Design brain_m, start of the top module:
module brain_m(clk, rst, distance, mode, start, E, color, OE, shape);
clock: 10.0 ns
lec_check: 0
abc_area: 0
cap_margin: 20
cell_pad_in_sites_detail_placement: 1
core_aspect_ratio: 0.83
core_margin: 8
core_utilization: 64
cts_cluster_diameter: 288
gpl_timing_driven: 0
hold_slack_margin: 0.01
place_density: 0.84
setup_slack_margin: 2.14
slew_margin: 5
tns_end_percent: 15
run.sh (not shown) runs the stock make flow with config.mk's settings and CLKGATE_MAP_FILE=.
The baseline failed in global routing (5_1_grt) with GRT-0116.
Then changed:
Settings changed: ABC_AREA 0 to unset, CELL_PAD_IN_SITES_DETAIL_PLACEMENT 1 to unset, CORE_ASPECT_RATIO 0.83 to unset, CORE_MARGIN 8 to 2, CORE_UTILIZATION 64 to 72, CTS_CLUSTER_DIAMETER 288 to unset, GPL_TIMING_DRIVEN 0 to unset, HOLD_SLACK_MARGIN 0.01 to unset, PLACE_DENSITY 0.84 to unset, SETUP_SLACK_MARGIN 2.14 to -0.24, SLEW_MARGIN 5 to 20, TNS_END_PERCENT 15 to unset.
Clock period 10.0 ns to 3.7 ns, I/O delays scaled along.
The changed run finished but failed the layout checks on negative setup slack.
Synthesized area stays the same.
Die area falls by 16%.
Synthesized cell count is unchanged.
Then changed:
Settings changed: CTS_CLUSTER_DIAMETER set to 363, PLACE_DENSITY_LB_ADDON set to 0.01, SETUP_SLACK_MARGIN -0.24 to -0.2.
Clock period 3.7 ns to 3.77 ns, I/O delays scaled along.
The changed run reached the layout checks and failed them: negative setup slack.
Critical path depth does not change.
Worst hold slack gets worse by 0.11 ns.
Via count rose by 0.39%.
Register-to-register slack is about the same.
Cell area fell by 0.61%.
Routed wire length rose by 0.57%.
Then changed:
Settings changed: CORE_UTILIZATION 72 to 34, CTS_CLUSTER_DIAMETER 363 to unset, PLACE_DENSITY set to 0.6, PLACE_DENSITY_LB_ADDON 0.01 to unset, SETUP_SLACK_MARGIN -0.2 to unset.
Clock period 3.77 ns to 6.6 ns, I/O delays scaled along.
Effect: Now the flow went through all stages and came out clean. Routed wire length goes down by 7.6%. Die size goes up by 110%. Worst setup slack gains 1.4 ns. Non-clock buffer count goes down by 220. Synthesized area stays the same. Worst hold slack gains 0.12 ns. Total power goes down by 40%. Synthesized cell count does not change. First-iteration DRC count goes down by 28%.

Starting RTL as in the previous note.
Design brain_m, start of the top module:
module brain_m(clk, rst, distance, mode, start, E, color, OE, shape);
	input clk, rst, mode, start, E;
	input [6:0] distance;
	output color, OE;
	output [4:0] shape;
	wire [99:0] W1;
	wire W2, W3, W8, W13, W14, 
		  W15, W16, W17, W18, W19, 
		  W20, W21, W22, W23, W24, 
		  W25, W26, W27, W28, W29, 
		  W30, W31;
	wire [6:0] W4, W5;
	wire [11:0] W6, W51, W52, W53, 
					W54, W55, W56, W57, 
					W58, W59, W60, W61, 
					W62, W63, W64, W65, 
					W66, W67, W68, W69, 
					W11, W12;
	wire [4:0] W7, W32, W33, W34, W35, 
				  W36, W37, W38, W39, W40, 
				  W41, W42, W43, W44, W45, 
				  W46, W47, W48, W49, W50, 
				  W9, W10;
	sensory_neuron s1(clk, rst, distance, 7'b0000010, start, W1[0]);
	sensory_neuron s2(clk, rst, distance, 7'b0000011, start, W1[1]);
	sensory_neuron s3(clk, rst, distance, 7'b0000100, start, W1[2]);
	sensory_neuron s4(clk, rst, distance, 7'b0000101, start, W1[3]);
	sensory_neuron s5(clk, rst, distance, 7'b0000110, start, W1[4]);
	sensory_neuron s6(clk, rst, distance, 7'b0000111, start, W1[5]);
  ...
clock: 11.3 ns
lec_check: 0
abc_area: 1
cap_margin: 25
core_margin: 2
core_utilization: 15
cts_cluster_diameter: 108
hold_slack_margin: 0.19
min_routing_layer: met1
slew_margin: 20
tns_end_percent: 95
The starting point finished clean.
Rerun with:
- ABC_AREA: 1 -> default
- CAP_MARGIN: 25 -> 20
- CORE_UTILIZATION: 15 -> 58
- CTS_CLUSTER_DIAMETER: 108 -> default
- HOLD_SLACK_MARGIN: 0.19 -> default
- MIN_ROUTING_LAYER: met1 -> default
- PLACE_DENSITY: default -> 0.6
- TNS_END_PERCENT: 95 -> default
- clock period: 11.3 -> 4.05 ns (I/O delays scaled with it)
=> Clock power grows to 2.8 times its value. Routed wire length drops by 4.6%. Final area is lower by 6.2%. Worst hold slack degrades by 53 ps. Clock skew shrinks by 77 ps.

run 1:
brain_m again, from the RTL that the note above started with.
make LEC_CHECK=0 ABC_AREA=1 CAP_MARGIN=20 CELL_PAD_IN_SITES_GLOBAL_PLACEMENT=0 CORE_MARGIN=2 CORE_UTILIZATION=26 CTS_CLUSTER_DIAMETER=54 GPL_ROUTABILITY_DRIVEN=0 GPL_TIMING_DRIVEN=0 MAX_ROUTING_LAYER=met4 MIN_ROUTING_LAYER=met1 SETUP_SLACK_MARGIN=0.06 SLEW_MARGIN=25 finish   # period 5.54 ns
diff inputs: run 1 => run 2
==> flow/config.mk <==
export PLATFORM = sky130hd
export DESIGN_NAME = brain_m
export DESIGN_NICKNAME = brain_m
export VERILOG_FILES = /design/flow/design.v
export SDC_FILE = /design/flow/constraint.sdc
export NUM_CORES = 4
export LEC_CHECK = 0
export CAP_MARGIN = 20
export CORE_MARGIN = 2
export CORE_UTILIZATION = 40
export PLACE_DENSITY = 0.6
export SLEW_MARGIN = 20
==> flow/constraint.sdc <==
create_clock -name core_clock -period 10.0 [get_ports {clk}]
set_input_delay 2.0000 -clock core_clock [delete_from_list [all_inputs] [get_ports {clk}]]
set_output_delay 2.0000 -clock core_clock [all_outputs]
set_load 0.01 [all_outputs]
--- outcome ---
Of run 2 and run 1, the lower number of standard cells in the layout, taps in and fillers out belongs to run 2.
Total power of run 2 is lower than that of run 1.
Worst hold path cell count ended up 1 lower on run 2 than on run 1.
Against run 1, run 2 comes in 0.45 um lower on routed wirelength normalized by instance count.
Total via count in the routed design: run 2 vs run 1 down about 18%
From run 1 to run 2 the numbers moved as follows: met3 wirelength from detailed routing now smaller, total die size went down.
Run 2 ran to completion and came out clean on the timing, design-rule and antenna checks.
#### Input delta (run 3 over run 2)
diff --git a/flow/config.mk b/flow/config.mk
--- a/flow/config.mk
+++ b/flow/config.mk
@@ -7,6 +7,13 @@
 export LEC_CHECK = 0
+export ABC_AREA = 0
 export CAP_MARGIN = 20
-export CORE_MARGIN = 2
-export CORE_UTILIZATION = 40
-export PLACE_DENSITY = 0.6
-export SLEW_MARGIN = 20
+export CELL_PAD_IN_SITES_DETAIL_PLACEMENT = 2
+export CORE_MARGIN = 8
+export CORE_UTILIZATION = 64
+export CTS_CLUSTER_DIAMETER = 288
+export GPL_TIMING_DRIVEN = 0
+export HOLD_SLACK_MARGIN = 0.01
+export PLACE_DENSITY = 0.84
+export SETUP_SLACK_MARGIN = 2.14
+export SLEW_MARGIN = 5
+export TNS_END_PERCENT = 15
==> comparison <==
- From run 2 to run 3, post-synthesis async set-or-reset flop share did not move at all.
- Looking at placeable core region, run 3 sits 38% below run 2.
- Going from run 2 to run 3, floorplan-stage core utilization now larger; count of buffers from port buffering now smaller; die area decreased by 0.090 mm^2 relative to the old numbers.
- Run 3 did not run to completion, as it errored out during detailed placement (3_5_place_dp).
Inputs modified between run 3 and run 4:
==> flow/config.mk <==
export PLATFORM = sky130hd
export DESIGN_NAME = brain_m
export DESIGN_NICKNAME = brain_m
export VERILOG_FILES = /design/flow/design.v
export SDC_FILE = /design/flow/constraint.sdc
export NUM_CORES = 4
export LEC_CHECK = 0
export CAP_MARGIN = 20
export CORE_MARGIN = 2
export CORE_UTILIZATION = 40
export PLACE_DENSITY = 0.6
export SLEW_MARGIN = 20
==> flow/constraint.sdc <==
create_clock -name core_clock -period 6.6 [get_ports {clk}]
set_input_delay 1.3200 -clock core_clock [delete_from_list [all_inputs] [get_ports {clk}]]
set_output_delay 1.3200 -clock core_clock [all_outputs]
set_load 0.01 [all_outputs]
Findings:
Fraction of registers with async set/reset essentially unchanged between run 3 and run 4.
Across run 3 and run 4, a clean result was obtained everywhere but in run 3.
From run 3 to run 4, number of enable flip-flop cells did not move at all.
Cmp run 4 and run 3 / final weighted congestion in routability-driven placement / higher: run 3
For synthesized netlist cell count, run 4 and run 3 come out practically identical.
[compare] base=run 3 new=run 4: count of buffers from port buffering rose by 7; die extent in y now sits higher.
From run 3 to run 4 the numbers moved as follows: full die area rose by 50%; width of the die rose by 23%.
Changes observed in run 4 relative to run 3: number of placement rows up about 27%; starting utilization of the core area down 24 points; placeable core region up 61%.
Input changes introduced in run 5 (baseline for comparison: run 4):
diff --git a/flow/config.mk b/flow/config.mk
--- a/flow/config.mk
+++ b/flow/config.mk
@@ -11,2 +11,3 @@
 export PLACE_DENSITY = 0.6
+export SETUP_SLACK_MARGIN = 1.66
 export SLEW_MARGIN = 20
Results
- Comparing run 4 against run 5, there is no change at all in count of clock buffers in the final design.
- Hold slack is lower on run 4
- Comparing run 4 with run 5, the clock skew came out essentially unchanged.
- As far as initial antenna violation count goes, run 5 and run 4 are indistinguishable; the numbers are identical.
- Tally of filler cells in the layout essentially unchanged between run 4 and run 5.
- The lower minimum clock period after layout of run 5 and run 4 is in run 5.
- Summary of run 5 over run 4: placement-stage worst setup slack level, number of gates resized after cts moved up.
- Compared with run 4, in run 5 routed wire length has increased, critical path depth has increased.
- The final non-filler cell area was comparable across run 5 and run 4.
diff inputs: run 5 => run 6
diff --git a/flow/config.mk b/flow/config.mk
--- a/flow/config.mk
+++ b/flow/config.mk
@@ -9,5 +9,6 @@
 export CORE_MARGIN = 2
-export CORE_UTILIZATION = 40
-export PLACE_DENSITY = 0.6
-export SETUP_SLACK_MARGIN = 1.66
+export CORE_UTILIZATION = 72
+export CTS_CLUSTER_SIZE = 48
+export PLACE_DENSITY_LB_ADDON = 0.0
+export SETUP_SLACK_MARGIN = 1.38
 export SLEW_MARGIN = 20
==> flow/constraint.sdc <==
create_clock -name core_clock -period 4.79 [get_ports {clk}]
set_input_delay 0.9580 -clock core_clock [delete_from_list [all_inputs] [get_ports {clk}]]
set_output_delay 0.9580 -clock core_clock [all_outputs]
set_load 0.01 [all_outputs]
==> comparison <==
Run comparison: run 5 worst setup path endpoint shape[4]; run 6 worst setup path endpoint shape[1]. Compared run 5 against run 6; final non-filler cell area within noise. Changes observed in run 6 relative to run 5: total power went up; global-route wire length before repair went up; post-synthesis mux area share did not really move. In run 6 the layout buffer count excluding clock buffers turned out 114 higher than in run 5.
Power figures rest on the tool's default switching activity, not on a simulated workload.
